== alpha ==
## lms_core
module lms_core #(
    parameter WIDTH = 16,
    parameter FRAC  = 8
)(
    input wire clk,
    input wire rst,
    input wire start,
    input wire signed [WIDTH-1:0] x_in,
    input wire signed [WIDTH-1:0] d_in,
    output reg signed [WIDTH-1:0] y_out,
    output reg signed [WIDTH-1:0] e_out,
    output reg done
);
    localparam signed [WIDTH-1:0] MU_FIXED = 16'd2; 
    reg signed [WIDTH-1:0] w0, w1, w2, w3, w4, w5, w6, w7;
    reg signed [WIDTH-1:0] x0, x1, x2, x3, x4, x5, x6, x7;
    reg [4:0] bit_idx;       
    reg signed [31:0] acc;       
    reg signed [WIDTH-1:0] w_sum;  
    reg signed [WIDTH-1:0] slice_reg; 
    reg signed [31:0] slice_shifted;
    reg signed [WIDTH-1:0] term0, term1, term2, term3, term4, term5, term6, term7;
    reg [2:0] state;
    localparam IDLE = 0, CALC_OFFSET = 1, CALC_SLICE = 2, CALC_ACC = 3, CALC_E = 4, UPDATE_W = 5;
    function signed [WIDTH-1:0] fixed_mul;
        input signed [WIDTH-1:0] a, b;
        reg signed [2*WIDTH-1:0] res;
        begin
            res = a * b;
            fixed_mul = res >>> FRAC;
        end
    endfunction
    always @(posedge clk) begin
        if (rst) begin
            w0<=0; w1<=0; w2<=0; w3<=0; w4<=0; w5<=0; w6<=0; w7<=0;
            x0<=0; x1<=0; x2<=0; x3<=0; x4<=0; x5<=0; x6<=0; x7<=0;
            y_out <= 0; e_out <= 0; done <= 0;
  ...
Size in the first run: roughly 68 I/O pins, roughly 35000 µm² of cells after synthesis.
==> flow/config.mk <==
export PLATFORM = sky130hd
export DESIGN_NAME = lms_core
export DESIGN_NICKNAME = lms_core
export VERILOG_FILES = /design/flow/design.v
export SDC_FILE = /design/flow/constraint.sdc
export NUM_CORES = 4
export LEC_CHECK = 0
export CAP_MARGIN = 0
export CORE_MARGIN = 2
export CORE_UTILIZATION = 72
export CTS_CLUSTER_DIAMETER = 59
export PLACE_DENSITY = 0.67
export SETUP_SLACK_MARGIN = 1.21
export SLEW_MARGIN = 20
==> flow/constraint.sdc <==
create_clock -name core_clock -period 7.03 [get_ports {clk}]
set_input_delay 1.4060 -clock core_clock [delete_from_list [all_inputs] [get_ports {clk}]]
set_output_delay 1.4060 -clock core_clock [all_outputs]
set_load 0.01 [all_outputs]
run.sh (not shown) runs the stock make flow with config.mk's settings and CLKGATE_MAP_FILE=.
Modified inputs, beta compared to alpha
- CORE_UTILIZATION changed from 72 to 40
- SETUP_SLACK_MARGIN removed (was 1.21)
- CTS_CLUSTER_DIAMETER removed (was 59)
- SLEW_MARGIN changed from 20 to 25
- CAP_MARGIN changed from 0 to 20
- CELL_PAD_IN_SITES_GLOBAL_PLACEMENT newly set to 3
- PLACE_DENSITY removed (was 0.67)
- the clock period (ns, I/O delays scaled along) changed from 7.03 to 8.0
Notes after the runs:
The flow did not stop early for beta: all stages ran, and the layout cleared the timing, design-rule and antenna checks. Between alpha and beta, the flow reports critical path depth decreasing by a few percent. Changes observed in beta relative to alpha: total internal power decreased about 8%; half-perimeter wire length after detailed placement saw an increase; global-route usage lost 16 points. Compared with alpha, beta ends up with a smaller final cell area. Comparing alpha and beta, the higher count of buffers added by post-CTS timing repair for setup was measured on alpha.
Edits applied to the flow inputs when going from beta to gamma:
- CTS_CLUSTER_DIAMETER: unset -> 106
- PLACE_DENSITY: unset -> 0.63
- SLEW_MARGIN: 25 -> 20
- CELL_PAD_IN_SITES_GLOBAL_PLACEMENT: 3 -> unset
- SETUP_SLACK_MARGIN: unset -> 0.51
- CORE_UTILIZATION: 40 -> 72
- CAP_MARGIN: 20 -> 5
- the clock period (ns, I/O delays scaled along): 8.0 -> 6.22
--- outcome ---
[gamma] flow finished | final checks: failed | reasons: setup timing. beta was carried through to the last stage, and its layout satisfied the timing, design-rule and antenna checks. Summary — critical path depth, gamma relative to beta: higher, by 1. gamma against beta: area of the die has decreased, global-route met1 utilization +19 points, minimum clock period after layout now smaller.
What delta does differently from gamma at the input level:
- CTS_CLUSTER_DIAMETER: 106 -> unset
- CAP_MARGIN: 5 -> 20
- CORE_UTILIZATION: 72 -> 40
- SETUP_SLACK_MARGIN: 0.51 -> unset
- PLACE_DENSITY: 0.63 -> unset
- the clock period (ns, I/O delays scaled along): 6.22 -> 7.42
### Flow results
- On clock skew, delta does worse than gamma.
- Going from gamma to delta, the design area was found to have gone down by about 4%.
- After detailed routing, gamma needs more wire than delta.
- delta finished end to end and its layout was clean on timing, DRC and antenna.
- The run showing the greater global-route usage is gamma.
The following lists how epsilon was set up differently from delta:
- putting SETUP_SLACK_MARGIN at 1.21 where nothing was set
- swapping 40 for 64 in CORE_UTILIZATION
- swapping 7.42 for 4.65 in the clock period (ns, I/O delays scaled along)
--- outcome ---
- epsilon: all stages done; final checks FAILED (setup timing).
- Comparing delta and epsilon, the higher final setup TNS is on delta.
- Going from delta to epsilon, combinational power now larger; delay contributed by the slowest stage of the critical path now larger.
- Lower final cycle utilization of the critical path was reported by delta, not epsilon.
- epsilon against delta; overall power is up by more than half.
- Diff delta -> epsilon: peak ir drop on the vdd network went up; register fraction of the total cell area went down.

== north ==
Starting RTL as in the previous note.
## lms_core
module lms_core #(
    parameter WIDTH = 16,
    parameter FRAC  = 8
)(
    input wire clk,
    input wire rst,
    input wire start,
    input wire signed [WIDTH-1:0] x_in,
    input wire signed [WIDTH-1:0] d_in,
    output reg signed [WIDTH-1:0] y_out,
    output reg signed [WIDTH-1:0] e_out,
    output reg done
);
Settings: LEC_CHECK=0, ABC_AREA=1, CAP_MARGIN=20, CORE_ASPECT_RATIO=0.82, CORE_MARGIN=4, CORE_UTILIZATION=40, GPL_ROUTABILITY_DRIVEN=0, GPL_TIMING_DRIVEN=0, SLEW_MARGIN=20; clock period 5.26 ns.
| north | all stages done | FAIL | negative setup slack |
Modified inputs, south compared to north
# north
export LEC_CHECK = 0
export ABC_AREA = 1
export CAP_MARGIN = 20
export CORE_ASPECT_RATIO = 0.82
export CORE_MARGIN = 4
export CORE_UTILIZATION = 40
export GPL_ROUTABILITY_DRIVEN = 0
export GPL_TIMING_DRIVEN = 0
export SLEW_MARGIN = 20
create_clock -name core_clock -period 5.26 [get_ports {clk}]
# south
export LEC_CHECK = 0
export ABC_AREA = 1
export CAP_MARGIN = 20
export CELL_PAD_IN_SITES_DETAIL_PLACEMENT = 0
export CORE_ASPECT_RATIO = 1.26
export CORE_MARGIN = 2
export CORE_UTILIZATION = 26
export CTS_CLUSTER_DIAMETER = 317
export GPL_ROUTABILITY_DRIVEN = 0
export GPL_TIMING_DRIVEN = 0
export MIN_ROUTING_LAYER = met1
export PLACE_DENSITY = 0.94
export SETUP_SLACK_MARGIN = 0.07
export SLEW_MARGIN = 20
create_clock -name core_clock -period 4.8 [get_ports {clk}]
--- outcome ---
south did not finish: a tool error stopped it during global routing (5_1_grt).
Area fraction in and, or, nand and nor cells: south vs north identical
Going from north to south, count of instances resized after the clock tree is built grew by a little under 10%.
south ends up with a area after detailed placement that is about 2.2% higher than in north.
Re die width: south is about 1.1% down on north.
Number of post-CTS setup repair buffers for south is higher than for north.
south: worst-case setup slack after placement higher than north
south ends up with lower number of buffers created by CTS than north does.
Core region area: south > north
Synthesized net count: north vs south identical
Relative to north, die size increased by 49% in south.
Number of cells after detailed placement of south exceeds that of north by a little under 10%.
## Diff of input files: east against south
# south
export LEC_CHECK = 0
export ABC_AREA = 1
export CAP_MARGIN = 20
export CELL_PAD_IN_SITES_DETAIL_PLACEMENT = 0
export CORE_ASPECT_RATIO = 1.26
export CORE_MARGIN = 2
export CORE_UTILIZATION = 26
export CTS_CLUSTER_DIAMETER = 317
export GPL_ROUTABILITY_DRIVEN = 0
export GPL_TIMING_DRIVEN = 0
export MIN_ROUTING_LAYER = met1
export PLACE_DENSITY = 0.94
export SETUP_SLACK_MARGIN = 0.07
export SLEW_MARGIN = 20
create_clock -name core_clock -period 4.8 [get_ports {clk}]
# east
export LEC_CHECK = 0
export ABC_AREA = 1
export CAP_MARGIN = 0
export CORE_MARGIN = 2
export CORE_UTILIZATION = 72
export CTS_CLUSTER_DIAMETER = 59
export PLACE_DENSITY_LB_ADDON = 0.07
export SETUP_SLACK_MARGIN = 1.21
export SLEW_MARGIN = 20
create_clock -name core_clock -period 4.74 [get_ports {clk}]
Findings:
east: it failed during global routing (5_1_grt), and the tool reported GRT-0116. Status(south) = ERROR, stage = global routing (5_1_grt). Starting density of the core, south and east: higher on east. Xor/xnor cell area share of the yosys netlist came out exactly the same in south and east. south -> east: count of flip-flops with a built-in enable after synthesis delta 0, exact match. In east, the die area came out about 60% below the value in south.
Setup changes, east to west
# east
export LEC_CHECK = 0
export ABC_AREA = 1
export CAP_MARGIN = 0
export CORE_MARGIN = 2
export CORE_UTILIZATION = 72
export CTS_CLUSTER_DIAMETER = 59
export PLACE_DENSITY_LB_ADDON = 0.07
export SETUP_SLACK_MARGIN = 1.21
export SLEW_MARGIN = 20
create_clock -name core_clock -period 4.74 [get_ports {clk}]
# west
export LEC_CHECK = 0
export ABC_AREA = 1
export CAP_MARGIN = 20
export CORE_ASPECT_RATIO = 1.2
export CORE_MARGIN = 4
export CORE_UTILIZATION = 35
export CTS_CLUSTER_DIAMETER = 54
export GPL_ROUTABILITY_DRIVEN = 0
export GPL_TIMING_DRIVEN = 0
export HOLD_SLACK_MARGIN = 0.04
export MAX_ROUTING_LAYER = met4
export MIN_ROUTING_LAYER = met1
export PLACE_DENSITY_LB_ADDON = 0.03
export SETUP_SLACK_MARGIN = 0.98
export SLEW_MARGIN = 20
create_clock -name core_clock -period 5.26 [get_ports {clk}]
Findings:
west: all stages done; final checks FAILED (negative setup slack). Compared with east, west shows a higher detailed placer's ending HPWL. [west] total die area rose 110% relative to east. Diff east..west | synthesized area | unchanged. Per the comparison of west with east, floorplan row count climbed about 60%; count of buffers from port buffering shrank by 1; cell area after placement -about 9%; synthesized chip area reported by yosys now sits at about the same level. Compared with east, in west minimum setup slack after placement lower, die extent in y went up 130 um.
The inputs of middle differ from those of west as listed below.
# west
export LEC_CHECK = 0
export ABC_AREA = 1
export CAP_MARGIN = 20
export CORE_ASPECT_RATIO = 1.2
export CORE_MARGIN = 4
export CORE_UTILIZATION = 35
export CTS_CLUSTER_DIAMETER = 54
export GPL_ROUTABILITY_DRIVEN = 0
export GPL_TIMING_DRIVEN = 0
export HOLD_SLACK_MARGIN = 0.04
export MAX_ROUTING_LAYER = met4
export MIN_ROUTING_LAYER = met1
export PLACE_DENSITY_LB_ADDON = 0.03
export SETUP_SLACK_MARGIN = 0.98
export SLEW_MARGIN = 20
create_clock -name core_clock -period 5.26 [get_ports {clk}]
# middle
export LEC_CHECK = 0
export ABC_AREA = 1
export CAP_MARGIN = 20
export CORE_MARGIN = 2
export CORE_UTILIZATION = 72
export CTS_CLUSTER_DIAMETER = 374
export CTS_CLUSTER_SIZE = 99
export PLACE_DENSITY = 0.42
export SLEW_MARGIN = 20
create_clock -name core_clock -period 2.3 [get_ports {clk}]
==> comparison <==
- middle did not finish; the tool stopped in clock tree synthesis (4_1_cts) with error DPL-0038.
- When the final numbers for west and middle were put side by side, the HPWL after detailed placement turned out to be greater in middle.
- The chip footprint in middle sits 52% below the value recorded for west.
- Compare west and middle | post-placement setup slack higher: west

run A:
lms_core again, from the RTL that the note above started with.
==> flow/design.v (excerpt) <==
module lms_core #(
    parameter WIDTH = 16,
    parameter FRAC  = 8
)(
    input wire clk,
    input wire rst,
    input wire start,
    input wire signed [WIDTH-1:0] x_in,
    input wire signed [WIDTH-1:0] d_in,
    output reg signed [WIDTH-1:0] y_out,
    output reg signed [WIDTH-1:0] e_out,
    output reg done
);
==> flow/config.mk <==
export PLATFORM = sky130hd
export DESIGN_NAME = lms_core
export DESIGN_NICKNAME = lms_core
export VERILOG_FILES = /design/flow/design.v
export SDC_FILE = /design/flow/constraint.sdc
export NUM_CORES = 4
export LEC_CHECK = 0
export ABC_AREA = 1
export CAP_MARGIN = 20
export CORE_MARGIN = 2
export CORE_UTILIZATION = 72
export CTS_CLUSTER_DIAMETER = 397
export CTS_CLUSTER_SIZE = 99
export PLACE_DENSITY = 0.42
export SLEW_MARGIN = 20
==> flow/constraint.sdc <==
create_clock -name core_clock -period 2.3 [get_ports {clk}]
set_input_delay 0.4600 -clock core_clock [delete_from_list [all_inputs] [get_ports {clk}]]
set_output_delay 0.4600 -clock core_clock [all_outputs]
set_load 0.01 [all_outputs]
What ended run A was a tool error in clock tree synthesis (4_1_cts); the run never finished.
### run A -> run B
Settings: changing PLACE_DENSITY from 0.42 to 0.67; removing CTS_CLUSTER_DIAMETER (formerly 397); removing CTS_CLUSTER_SIZE (formerly 99); removing ABC_AREA (formerly 1); setting SETUP_SLACK_MARGIN to 1.22 for the first time; changing the clock period (ns, I/O delays scaled along) from 2.3 to 7.03.
## What came out
The flow ran to completion for all of run B and run A but run A, which stopped partway.
Run A never completed, since it errored out during clock tree synthesis (4_1_cts).
Summary of run B over run A: xor and xnor fraction of the mapped netlist area now sits higher; number of instances in the placed design now sits lower; cell count after synthesis now sits lower.
In terms of horizontal extent of the die, run A and run B differ only marginally.
Relative to run A, the area share of and/or/nand/nor cells after synthesis of run B is lower by 0.23 points.
The following lists how run C was set up differently from run B:
Settings: putting TNS_END_PERCENT at 75 where nothing was set; swapping 1.22 for 0.51 in SETUP_SLACK_MARGIN; putting MAX_ROUTING_LAYER at met4 where nothing was set; putting CORE_ASPECT_RATIO at 0.91 where nothing was set; swapping 20 for 0 in CAP_MARGIN; putting CTS_CLUSTER_SIZE at 93 where nothing was set; clearing PLACE_DENSITY, which used to be 0.67; putting CTS_CLUSTER_DIAMETER at 54 where nothing was set; putting ABC_AREA at 1 where nothing was set; swapping 7.03 for 6.18 in the clock period (ns, I/O delays scaled along).
==> results <==
Run B: no failed stages, no open violations at the end. Layout checks on run C: not met. Flow itself completed; violations: setup timing. Per the comparison of run C with run B, minimum setup slack in the final design now sits lower, worst hold slack grew by 15 ps, total power draw higher.
Here is what was changed in the inputs of run D compared with run C.
Settings: a deleted MAX_ROUTING_LAYER that had been met4; a deleted CTS_CLUSTER_DIAMETER that had been 54; a deleted CORE_ASPECT_RATIO that had been 0.91; a deleted TNS_END_PERCENT that had been 75; a change of CORE_UTILIZATION from 72 to 70; a change of CAP_MARGIN from 0 to 20; a change of SLEW_MARGIN from 20 to 40; a deleted ABC_AREA that had been 1; an added PLACE_DENSITY_LB_ADDON of 0.01; an added HOLD_SLACK_MARGIN of 0.29; a change of CTS_CLUSTER_SIZE from 93 to 48; a change of SETUP_SLACK_MARGIN from 0.51 to 1.26; a change of the clock period (ns, I/O delays scaled along) from 6.18 to 4.31.
==> results <==
- As the logs show, run D stopped at global routing (5_1_grt) after a tool error, so it never reached the end of the flow.
- Adder-cell area share of the yosys netlist of run C is on par with run D.
- The share of synthesized area occupied by flip-flops and latches was comparable across run D and run C.
- Diff run C -> run D: die boundary height now sits higher, instance tally after logic synthesis now smaller, average size of a mapped cell increased by about 16% relative to the old numbers.
- Diff run C -> run D: synthesis area per yosys shows a reduction of 0.37%, post-synthesis cell count from yosys down 14%, post-synthesis share of cell area spent on and, or, nand and nor gates fell by 0.23 points, full die area went up 2.4%.

## the baseline
Starting RTL as in the previous note.
clock: 7.55 ns
lec_check: 0
cap_margin: 20
cell_pad_in_sites_detail_placement: 1
cell_pad_in_sites_global_placement: 3
core_aspect_ratio: 0.8
core_margin: 2
core_utilization: 40
cts_cluster_diameter: 125
gpl_timing_driven: 0
hold_slack_margin: 0.05
min_routing_layer: met2
setup_slack_margin: 1.16
slew_margin: 25
In summary, the baseline completed successfully, with a layout that passed the timing, design-rule and antenna checks.
The following lists how the candidate was set up differently from the baseline:
- HOLD_SLACK_MARGIN removed (was 0.05)
- SETUP_SLACK_MARGIN removed (was 1.16)
- GPL_TIMING_DRIVEN removed (was 0)
- SLEW_MARGIN changed from 25 to 20
- MIN_ROUTING_LAYER removed (was met2)
- CELL_PAD_IN_SITES_GLOBAL_PLACEMENT removed (was 3)
- CORE_ASPECT_RATIO removed (was 0.8)
- CORE_UTILIZATION changed from 40 to 51
- CTS_CLUSTER_DIAMETER removed (was 125)
- CELL_PAD_IN_SITES_DETAIL_PLACEMENT removed (was 1)
- the clock period (ns, I/O delays scaled along) changed from 7.55 to 7.42
Final-stage net count | the candidate below the baseline. In the candidate, the cell area came out 6.6% below the value in the baseline. | number of global-route vias before repair | the candidate vs the baseline | 24,400 lower |. Power (lower): the candidate. Global-route usage is lower on the candidate. Looking at multi-input gate share of total cell area across the baseline and the candidate, the one that comes out lower is the baseline. In the candidate, final routed wirelength across all metal layers is lower than in the baseline. The candidate against the baseline: slack of the critical path increased by 0.24 ns relative to the old numbers, minimum period implied by the final worst setup slack fell by 0.37 ns.
No activity file was given, so power comes from the tool's default toggle rates.
